==> flow/design.v (excerpt) <==
module rv32i (
    input clk,
    rst_n,
    input [32-1:0] instr,
    input [32-1:0] readdata,
    output reg [32-1:0] pc,
    output [32-1:0] adrdata,
    output [32-1:0] writedata,
    output we,
    output ecall
);
Size in the first run: ~6200 cells after synthesis, ~1500 flip-flops, roughly 160 I/O pins, about 0.081 sq mm of cells after synthesis.
clock: 10.8 ns
lec_check: 0
cap_margin: 20
core_margin: 2
core_utilization: 72
cts_cluster_size: 62
place_density_lb_addon: 0.0
setup_slack_margin: 2.62
slew_margin: 20
tns_end_percent: 95
run.sh (not shown) runs the stock make flow with config.mk's settings and CLKGATE_MAP_FILE=.
The starting point died in global routing (5_1_grt) on GRT-0116.
Change:
Settings changed: CORE_UTILIZATION 72 to 56, CTS_CLUSTER_SIZE 62 to default, PLACE_DENSITY_LB_ADDON 0.0 to default, SETUP_SLACK_MARGIN 2.62 to 1.57, TNS_END_PERCENT 95 to default.
Clock period 10.8 ns to 6.62 ns, I/O delays scaled along.
The changed run finished with negative setup slack left. Synthesized area does not change. Synthesized cell count is unchanged. Die size rises by 28%.

---

rv32i again, from the RTL that the note above started with.
## rv32i
module rv32i (
    input clk,
    rst_n,
    input [32-1:0] instr,
    input [32-1:0] readdata,
    output reg [32-1:0] pc,
    output [32-1:0] adrdata,
    output [32-1:0] writedata,
    output we,
    output ecall
);
  reg [32-1:0] pcplus4D;
  wire [32-1:0] pcplus4;
  reg [32-1:0] pcBranchMissed;
  reg [32-1:0] instrD;
  wire stall;
  wire btakenD;
  wire bra_op;
  assign pcplus4 = pc + 4;
  wire pre_bra_op;
  wire [32-1:0] pcbranch;
  wire branchMiss;
  reg [1:0] bra_history[0:31];
  wire [4:0] bra_history_address;
  reg [4:0] bra_history_addressD;
  wire [12:0] imm_bF;
  wire [2:0] funct3F;
  wire [6:0] funct7F;
  wire [7-1:0] opcodeF;
  wire [5-1:0] rs1F, rs2F, rdF;
  wire [19:0] sextF;
  assign {funct7F, rs2F, rs1F, funct3F, rdF, opcodeF} = instr;
  assign sextF = {20{instr[31]}};
  assign imm_bF = {funct7F[6], rdF[0], funct7F[5:0], rdF[4:1], 1'b0};
  assign pre_bra_op = (opcodeF == 7'b1100011);
  assign pcbranch = pcplus4 + {sextF[18:0], imm_bF};
  assign bra_history_address = pc[6:2];
  wire bra_history_now;
  assign bra_history_now = bra_history[bra_history_address][1];
  always @(posedge clk or negedge rst_n) begin
  ...
clock: 6.33 ns
lec_check: 0
cap_margin: 40
core_margin: 2
core_utilization: 72
cts_cluster_diameter: 390
cts_cluster_size: 93
place_density: 0.4
setup_slack_margin: -0.59
slew_margin: 40
The first run stopped in global routing.
Change:
CORE_UTILIZATION = 58   (was 72)
CTS_CLUSTER_DIAMETER = not set   (was 390)
CTS_CLUSTER_SIZE = not set   (was 93)
PLACE_DENSITY = not set   (was 0.4)
SETUP_SLACK_MARGIN = not set   (was -0.59)
clock period = 7.9 ns   (was 6.33 ns; I/O delays follow)
With this change the flow finished but fails on negative setup slack.
Area after synthesis is unchanged.
Synthesized cell count is unchanged.
Die size rose by 24%.
Change:
clock period = 7.91 ns   (was 7.9 ns; I/O delays follow)
The changed run completed, yet does not pass: negative setup slack.
Sequential share of layout area stays flat.
Final area is about the same.
Via count is higher by 4.4%.
Synthesized area stays the same.
Worst hold slack improves by 0.022 ns.
Power is higher by 1.4%.
Synthesized cell count does not change.
Global-route usage is higher by 4.1 points.
Wire length is higher by 9.0%.
Worst setup slack degrades by 0.11 ns.
Change:
CORE_UTILIZATION = 71   (was 58)
CTS_CLUSTER_SIZE = 36   (was not set)
PLACE_DENSITY = 0.63   (was not set)
clock period = 9.91 ns   (was 7.91 ns; I/O delays follow)
This time the run stopped in global routing on GRT-0116.
Synthesized area is unchanged.
Synthesized cell count stays the same.
Die size fell by 18%.
Change:
CORE_UTILIZATION = 40   (was 71)
CTS_CLUSTER_SIZE = not set   (was 36)
PLACE_DENSITY = not set   (was 0.63)
clock period = 11.4 ns   (was 9.91 ns; I/O delays follow)
This time the run went through all stages and came out clean; synthesized area is unchanged; die area is higher by 76%; synthesized cell count is unchanged.
Power figures rest on the tool's default switching activity, not on a simulated workload.
